==> run G: inputs <==
==> flow/design.v <==
module fpadd (
    clk, reset, start,
    a, b,
    sum, 
    done
);
    input clk, reset, start;
    input [31:0] a, b;
    output [31:0] sum;
    output done;
    reg sign_a, sign_b, sign_r;
    reg [7:0] exp_a, exp_b, exp_r;
	reg [25:0] mant_a, mant_b;
    reg [25:0] mant_r;
	reg [31:0] sum;  
	reg done;
    reg [23:0] mant_sum;
    parameter IDLE = 3'b000;
    parameter SIGN = 3'b001;
    parameter SHIFT = 3'b010;
    parameter ADD = 3'b011;
	parameter RESSIGN = 3'b100;
    parameter NORM = 3'b101;
    parameter SEARCH = 3'b110;
	parameter FIN = 3'b111;
    reg[2:0] pres_state;
	always @(posedge clk) begin
	    if(reset) begin
			exp_a <= 0; exp_b <= 0; exp_r <= 0;
			mant_a <= 0; mant_b <= 0; mant_r <= 0;
			sign_a <= 0; sign_b <= 0; sign_r <= 0;
			done <= 0; sum <= 0; mant_sum <= 0;
    	end
    	else if(start) begin
	    	sign_a <= a[31];
	    	sign_b <= b[31];
			exp_a <= a[30:23];
			exp_b <= b[30:23];
			mant_a <= {3'b001, a[22:0]};  
			mant_b <= {3'b001, b[22:0]};  
	    	done <= 0;
	    	pres_state <= IDLE;
	    end
	    else begin
	    	case(pres_state)
			IDLE:  
	    	begin
		    	if ((exp_a == 8'b0) && (mant_a[22:0] == 22'b0 && mant_a[23] == 1'b1)) begin
					sum <= {sign_b, exp_b, mant_b[22:0]};
					done <= 1;
					pres_state <= FIN;
		    	end
	    		else if ((exp_b == 8'b0) && (mant_b[22:0] == 22'b0 && mant_b[23] == 1'b1)) begin
					sum <= {sign_a, exp_a, mant_a[22:0]};
					done <= 1;
					pres_state <= FIN;
		    	end
				else if (exp_a == 8'b11111111) begin
					sum <= {sign_a, exp_a, mant_a[22:0]};
					done <= 1;
					pres_state <= FIN;
				end
				else if (exp_b == 8'b11111111) begin
					sum <= {sign_b, exp_b, mant_b[22:0]};
					done <= 1;
					pres_state <= FIN;
				end
				else begin
					pres_state <= SIGN;
				end
			end	
			SIGN:  
			begin
				if (sign_a) begin
					mant_a <= ~mant_a + 1;
				end	
				if (sign_b) begin
					mant_b <= ~mant_b + 1;
				end	
				pres_state <= SHIFT;
			end
			SHIFT:  
			begin
				if(exp_a > exp_b) begin
					mant_b <= {sign_b, mant_b[25:1]};  
					exp_b <= exp_b + 1;
					exp_r <= exp_a;
				end
				else if(exp_a < exp_b) begin
					mant_a <= {sign_a, mant_a[25:1]};  
					exp_a <= exp_a + 1;
					exp_r <= exp_b;
				end
				else
					exp_r <= exp_a;
				pres_state <= (exp_a == exp_b) ? ADD : pres_state;
			end
			ADD:  
			begin
				mant_r <= mant_a + mant_b;
				pres_state <= RESSIGN;
			end
			RESSIGN:  
			begin
				if (mant_r[25] == 1) begin
					sign_r <= 1;
					mant_r <= -mant_r;
				end else begin
					sign_r <= 0;
				end
				pres_state <= NORM;
			end
			NORM:  
			begin
				if (mant_r == 0) begin
					exp_r <= 0;
					pres_state <= FIN;
				end else if ((mant_r[24] == 0) && (mant_r[23] == 1)) begin
					pres_state <= FIN;
				end else if (mant_r[24] == 1) begin
					mant_r <= mant_r >> 1;
					exp_r  <= exp_r + 1;
					pres_state <= FIN;
				end else
					pres_state <= SEARCH;
			end
			SEARCH:  
			begin
				if(mant_r[23] != 1) begin
					mant_r <= mant_r << 1;
					exp_r  <= exp_r - 1;
					pres_state <= SEARCH;
				end else
					pres_state <= FIN;
			end
			FIN:
			begin
				if (!done) begin
					sum <= {sign_r, exp_r, {mant_r[22:0]}};
					done <= 1;
				end
			end
			endcase
	    end
	end
endmodule
==> flow/run.sh <==
#!/bin/bash
# the make line also repeats each setting of config.mk as NAME=value (left out here)
make -C /OpenROAD-flow-scripts/flow DESIGN_CONFIG=/design/flow/config.mk WORK_HOME=/design/flow/orfs CLKGATE_MAP_FILE= finish
==> flow/config.mk <==
export PLATFORM = sky130hd
export DESIGN_NAME = fpadd
export DESIGN_NICKNAME = fpadd
export VERILOG_FILES = /design/flow/design.v
export SDC_FILE = /design/flow/constraint.sdc
export NUM_CORES = 4
export LEC_CHECK = 0
export ABC_AREA = 0
export CAP_MARGIN = 40
export CORE_MARGIN = 2
export CORE_UTILIZATION = 70
export CTS_CLUSTER_DIAMETER = 201
export CTS_CLUSTER_SIZE = 36
export GPL_ROUTABILITY_DRIVEN = 0
export HOLD_SLACK_MARGIN = 0.29
export SETUP_SLACK_MARGIN = 0.44
export SLEW_MARGIN = 20
export TNS_END_PERCENT = 70
==> flow/constraint.sdc <==
create_clock -name core_clock -period 2.82 [get_ports {clk}]
set_input_delay 0.5640 -clock core_clock [delete_from_list [all_inputs] [get_ports {clk}]]
set_output_delay 0.5640 -clock core_clock [all_outputs]
set_load 0.01 [all_outputs]
==> inputs of run D, as changes to run G <==
Settings changed: ABC_AREA 0 to unset, CAP_MARGIN 40 to 20, CORE_UTILIZATION 70 to 40, CTS_CLUSTER_DIAMETER 201 to unset, CTS_CLUSTER_SIZE 36 to unset, GPL_ROUTABILITY_DRIVEN 0 to unset, HOLD_SLACK_MARGIN 0.29 to unset, SETUP_SLACK_MARGIN 0.44 to unset, TNS_END_PERCENT 70 to unset.
==> flow/constraint.sdc (replaced) <==
create_clock -name core_clock -period 5.0 [get_ports {clk}]
set_input_delay 1.0000 -clock core_clock [delete_from_list [all_inputs] [get_ports {clk}]]
set_output_delay 1.0000 -clock core_clock [all_outputs]
set_load 0.01 [all_outputs]
==> inputs of run X, as changes to run G <==
Settings changed: CAP_MARGIN 40 to 5, CORE_UTILIZATION 70 to 57, CTS_CLUSTER_DIAMETER 201 to unset, CTS_CLUSTER_SIZE 36 to 20, GPL_ROUTABILITY_DRIVEN 0 to 1, HOLD_SLACK_MARGIN 0.29 to unset, PLACE_DENSITY_LB_ADDON set to 0.22, SETUP_SLACK_MARGIN 0.44 to unset.
==> flow/constraint.sdc (replaced) <==
create_clock -name core_clock -period 2.17 [get_ports {clk}]
set_input_delay 0.4340 -clock core_clock [delete_from_list [all_inputs] [get_ports {clk}]]
set_output_delay 0.4340 -clock core_clock [all_outputs]
set_load 0.01 [all_outputs]
==> summary of the runs <==
Run D completed without violations. Run G aborted during 5_1_grt. Run X ended with an error in 5_1_grt. Die area, lowest first: run G, run X, run D. Synthesized cell count is the same in run G and run X. In area after synthesis, run G and run D do not differ.
